## top
module top(
    input logic clk,
    input logic rst,
    output logic    RGB_G,
    output logic    RGB_R,
    output logic    RGB_B
);
For scale: about 570 flip-flops, roughly 5 I/O pins.
export LEC_CHECK = 0
export ABC_AREA = 1
export CAP_MARGIN = 20
export CELL_PAD_IN_SITES_GLOBAL_PLACEMENT = 1
export CORE_ASPECT_RATIO = 1.8
export CORE_MARGIN = 2
export CORE_UTILIZATION = 51
export CTS_CLUSTER_DIAMETER = 170
export GPL_ROUTABILITY_DRIVEN = 0
export MAX_ROUTING_LAYER = met4
export PLACE_DENSITY_LB_ADDON = 0.22
export SETUP_SLACK_MARGIN = 1.25
export SLEW_MARGIN = 0
create_clock -name core_clock -period 5.95 [get_ports {clk}]
run.sh (not shown) runs the stock make flow with config.mk's settings and CLKGATE_MAP_FILE=.
The baseline produced a clean layout.
Then changed:
==> flow/config.mk (replaced) <==
export PLATFORM = sky130hd
export DESIGN_NAME = top
export DESIGN_NICKNAME = top
export VERILOG_FILES = /design/flow/design.v
export SDC_FILE = /design/flow/constraint.sdc
export NUM_CORES = 4
export LEC_CHECK = 0
export ABC_AREA = 1
export CAP_MARGIN = 20
export CORE_ASPECT_RATIO = 0.94
export CORE_MARGIN = 2
export CORE_UTILIZATION = 71
export CTS_CLUSTER_SIZE = 97
export SLEW_MARGIN = 20
export TNS_END_PERCENT = 75
==> flow/constraint.sdc (replaced) <==
create_clock -name core_clock -period 3.14 [get_ports {clk}]
set_input_delay 0.6280 -clock core_clock [delete_from_list [all_inputs] [get_ports {clk}]]
set_output_delay 0.6280 -clock core_clock [all_outputs]
set_load 0.01 [all_outputs]
What happened: The new run failed in 5_1_grt, error GRT-0232; die size fell by 28%; synthesized cell count is unchanged; synthesized area is unchanged.

---

Starting RTL as in the previous note.
// top
module top(
    input logic clk,
    input logic rst,
    output logic    RGB_G,
    output logic    RGB_R,
    output logic    RGB_B
);
clock: 10.0 ns
lec_check: 0
abc_area: 0
cap_margin: 35
core_aspect_ratio: 0.96
core_margin: 2
core_utilization: 28
gpl_timing_driven: 0
hold_slack_margin: 0.27
max_routing_layer: met4
setup_slack_margin: 0.59
slew_margin: 25
The baseline finished with timing, DRC and antenna clean.
==> next run, changes <==
- ABC_AREA: 0 -> unset
- CAP_MARGIN: 35 -> 20
- CORE_ASPECT_RATIO: 0.96 -> unset
- CORE_UTILIZATION: 28 -> 62
- CTS_CLUSTER_SIZE: unset -> 96
- GPL_TIMING_DRIVEN: 0 -> unset
- HOLD_SLACK_MARGIN: 0.27 -> unset
- MAX_ROUTING_LAYER: met4 -> unset
- SETUP_SLACK_MARGIN: 0.59 -> unset
- SLEW_MARGIN: 25 -> 20
- clock period: 10.0 -> 7.57 ns (I/O delays scaled with it)
Hold slack barely changes.
Routed wire length came out lower by 8.8%.
Via count came out lower by 1.7%.
Maximum frequency came out higher by 4.3%.
Design area came out lower by 3.8%.
Global-route usage came out higher by 11 points.
Clock skew stays flat.
Sequential share of layout area came out higher by 1.0 points.
==> next run, changes <==
- CORE_UTILIZATION: 62 -> 65
- CTS_CLUSTER_SIZE: 96 -> unset
- clock period: 7.57 -> 4.44 ns (I/O delays scaled with it)
After rerunning: The new run ran to the end with violations: negative setup slack; total power grows by well over a third; cell count barely changes; design area rises slightly; register-to-register slack loses 2.7 ns; worst hold slack stays flat; non-clock buffer count went up by 56; wire length went up slightly.
==> next run, changes <==
- ABC_AREA: unset -> 0
- CORE_UTILIZATION: 65 -> 28
- HOLD_SLACK_MARGIN: unset -> 0.27
- MAX_ROUTING_LAYER: unset -> met4
- clock period: 4.44 -> 10.0 ns (I/O delays scaled with it)
=>
- The changed run completed with no timing, DRC or antenna violations
- wire length rose by 2.5%
- worst hold slack stays flat
- global-route usage fell by 14 points
- critical path depth fell by 4
- die size rose by 130%
- final area rose by 1.4%
- non-clock buffer count fell by 56
- clock power fell by 54%
- fmax fell by 10%
- sequential share of layout area fell by 0.38 points
- register-to-register slack improves by 5.0 ns
==> next run, changes <==
- CAP_MARGIN: 20 -> 35
- CORE_ASPECT_RATIO: unset -> 0.96
- CTS_CLUSTER_DIAMETER: unset -> 60
- GPL_TIMING_DRIVEN: unset -> 1
- MAX_ROUTING_LAYER: met4 -> met5
- MIN_ROUTING_LAYER: unset -> met2
- PLACE_DENSITY_LB_ADDON: unset -> 0.06
- SETUP_SLACK_MARGIN: unset -> 0.59
- SLEW_MARGIN: 20 -> 5
What happened:
- final area came out higher by 2.1%
- global-route usage came out higher by 8.6 points
- die size hardly moves
- clock power came out higher by 32%
- setup slack gets better by 0.026 ns
- non-clock buffer count came out higher by 4
==> next run, changes <==
- ABC_AREA: 0 -> unset
- CAP_MARGIN: 35 -> 20
- CORE_ASPECT_RATIO: 0.96 -> unset
- CORE_UTILIZATION: 28 -> 63
- CTS_CLUSTER_DIAMETER: 60 -> unset
- GPL_TIMING_DRIVEN: 1 -> unset
- HOLD_SLACK_MARGIN: 0.27 -> unset
- MAX_ROUTING_LAYER: met5 -> unset
- MIN_ROUTING_LAYER: met2 -> unset
- PLACE_DENSITY_LB_ADDON: 0.06 -> unset
- SETUP_SLACK_MARGIN: 0.59 -> unset
- SLEW_MARGIN: 5 -> 20
- clock period: 10.0 -> 4.81 ns (I/O delays scaled with it)
Wire length went down by 20%.
Maximum frequency climbs by 11%.
Sequential power rises by 110%.
Worst setup slack got worse by 4.7 ns.
First-iteration DRC count falls by about 60%.
Clock skew decreases by 0.0065 ns.
Final area drops by about 4.7%.

---

run 1:
The RTL this note starts from:
==> flow/design.v <==
module pwm #(
    parameter step = 10000
)(
    input logic clk, 
    input logic rst,
    input integer duty_cycle,  
    output logic pwm_out
);
    integer pwm_on;
    localparam integer scalar = step/100;
    int pwm_count;
    logic switch;
    always_ff @(posedge clk) begin
        if (rst) begin
            pwm_on <= 0;
            pwm_count <= 0;
            switch <= 0;
        end
        else begin
        pwm_on <= duty_cycle*scalar;
        if (duty_cycle >= 99 || duty_cycle <= 1) begin
            if (duty_cycle >= 99) begin
                switch <= 0;
            end
            if (duty_cycle <= 1) begin
                switch <= 1;
            end
        end
        else begin
            if (pwm_count > pwm_on - 1) begin
                switch <= 1;
                if (pwm_count > step - 1) begin
                    pwm_count <= 0;
                    switch <= 0;
                end
                else begin
                    pwm_count <= pwm_count + 1;
                end
            end
            else begin
                pwm_count <= pwm_count + 1;
            end
        end
        end
    end
    assign pwm_out = (switch) ? 1'b1 : 1'b0;
endmodule
module ramp #(
    parameter step = 2000000,  
    parameter [0:6] steps = 7'b0011100,  
    parameter int n_steps = $bits(steps)
)(
    input logic clk,
    input logic rst,
    output int pwm_value
);
    integer stage;  
    integer count;  
    integer pwm_count;  
    localparam integer substep = step / 100;
    function automatic integer rate(input integer i);
        integer next;
        integer current;
        begin
            if (i < n_steps - 1) next = steps[i + 1] ? 100 : 0;
            else next = steps[0] ? 100 : 0;
            current = steps[i] ? 100 : 0;
            rate = (next - current) / 100;
        end
    endfunction
    integer stage_rate;
    always_comb begin
        stage_rate = 0;
        for (int i = 0; i < n_steps; i++)
            if (stage == i) stage_rate = rate(i);
    end
    always_ff @(posedge clk) begin
        if (rst) begin
            stage <= 0;
            count <= 0;
            pwm_count <= 0;
            if (steps[0]) pwm_value <= 100;
            else pwm_value <= 0;
        end
        else begin
        pwm_count <= pwm_count + 1;
        if (pwm_count == substep - 1) begin
            pwm_value <= pwm_value + stage_rate;
            pwm_count <= 0;
        end
        count <= count + 1;  
        if (count == step) begin
            count <= 0;  
            if (stage < n_steps - 1) begin
                stage <= stage + 1;
            end 
            else begin
                stage <= 0;
                if (steps[0]) pwm_value <= 100;
                else pwm_value <= 0;
            end
        end
        end
    end
endmodule
module top(
    input logic clk,
    input logic rst,
    output logic    RGB_G,
    output logic    RGB_R,
    output logic    RGB_B
);
    logic red_out;
    integer red;
    logic green_out;
    integer green;
    logic blue_out;
    integer blue;
    ramp #(
        .steps (7'b1100011)
    )
    u1 (
        .clk (clk),
        .rst (rst),
        .pwm_value (red)
    );
    ramp #(
        .steps (7'b0111000)
    )
    u2 (
            .clk (clk),
            .rst (rst),
            .pwm_value (green)
        );
    ramp #(
        .steps (7'b0001110)
    )
    u3 (
        .clk (clk),
        .rst (rst),
        .pwm_value (blue)
    );
    pwm u4 (
        .clk (clk),
        .rst (rst),
        .duty_cycle (red),
        .pwm_out (red_out)
    );
    assign RGB_R = red_out;
    pwm u5 (
        .clk (clk),
        .rst (rst),
        .duty_cycle (green),
        .pwm_out (green_out)
    );
    assign RGB_G = green_out;
    pwm u6 (
        .clk (clk),
        .rst (rst),
        .duty_cycle (blue),
        .pwm_out (blue_out)
    );
    assign RGB_B = blue_out;
endmodule
clock: 4.17 ns
lec_check: 0
cap_margin: 20
core_margin: 2
core_utilization: 72
place_density_lb_addon: 0.26
slew_margin: 20
In run 1 the implementation ran to completion but is not tape-out ready, as the final checks report setup timing.
The following lists how run 2 was set up differently from run 1:
--- a/flow/config.mk
+++ b/flow/config.mk
@@ -10,3 +10,4 @@
 export CORE_UTILIZATION = 72
-export PLACE_DENSITY_LB_ADDON = 0.26
+export CTS_CLUSTER_SIZE = 96
+export SETUP_SLACK_MARGIN = -0.71
 export SLEW_MARGIN = 20
==> flow/constraint.sdc <==
create_clock -name core_clock -period 8.3 [get_ports {clk}]
set_input_delay 1.6600 -clock core_clock [delete_from_list [all_inputs] [get_ports {clk}]]
set_output_delay 1.6600 -clock core_clock [all_outputs]
set_load 0.01 [all_outputs]
==> comparison <==
In summary, run 2 completed successfully, with a layout that passed the timing, design-rule and antenna checks. Clock buffer count ends up lower on run 2. Re flip-flop and latch share of the layout cell area: run 1 was lower than run 2. The run with more setup slack is run 2; run 1 has less. On global-route usage, the higher figure sits with run 1, not run 2. When run 2 is measured against run 1, its fraction of the cycle the final worst path needs turns out 43 points lower. Compared with run 1, in run 2 maximum frequency from static timing analysis lost about 14%, data required time at the worst endpoint picked up an extra 4090 ps, routed wire length lost about 7%.
diff inputs: run 2 => run 3
--- a/flow/config.mk
+++ b/flow/config.mk
@@ -7,2 +7,3 @@
 export LEC_CHECK = 0
+export ABC_AREA = 0
 export CAP_MARGIN = 20
@@ -10,4 +11,6 @@
 export CORE_UTILIZATION = 72
-export CTS_CLUSTER_SIZE = 96
-export SETUP_SLACK_MARGIN = -0.71
+export CTS_CLUSTER_DIAMETER = 209
+export PLACE_DENSITY = 0.94
+export SETUP_SLACK_MARGIN = -0.03
 export SLEW_MARGIN = 20
+export TNS_END_PERCENT = 5
==> flow/constraint.sdc <==
create_clock -name core_clock -period 3.56 [get_ports {clk}]
set_input_delay 0.7120 -clock core_clock [delete_from_list [all_inputs] [get_ports {clk}]]
set_output_delay 0.7120 -clock core_clock [all_outputs]
set_load 0.01 [all_outputs]
Results
- Run 3 did not run to completion, as it errored out during 5_1_grt.
- From run 2 to run 3 the numbers moved as follows: post-placement setup slack dropped 4060 ps, area fraction in compound gates after synthesis saw little to no change.
- Taking run 2 as the reference, in run 3 placement row count flat; post-cts repair resize count up 187; cell total after placement saw an increase; post-CTS setup repair buffer count moved up.
- Area of placed instances, run 3 and run 2: lower on run 2
Power is estimated from default activity; no workload was simulated.
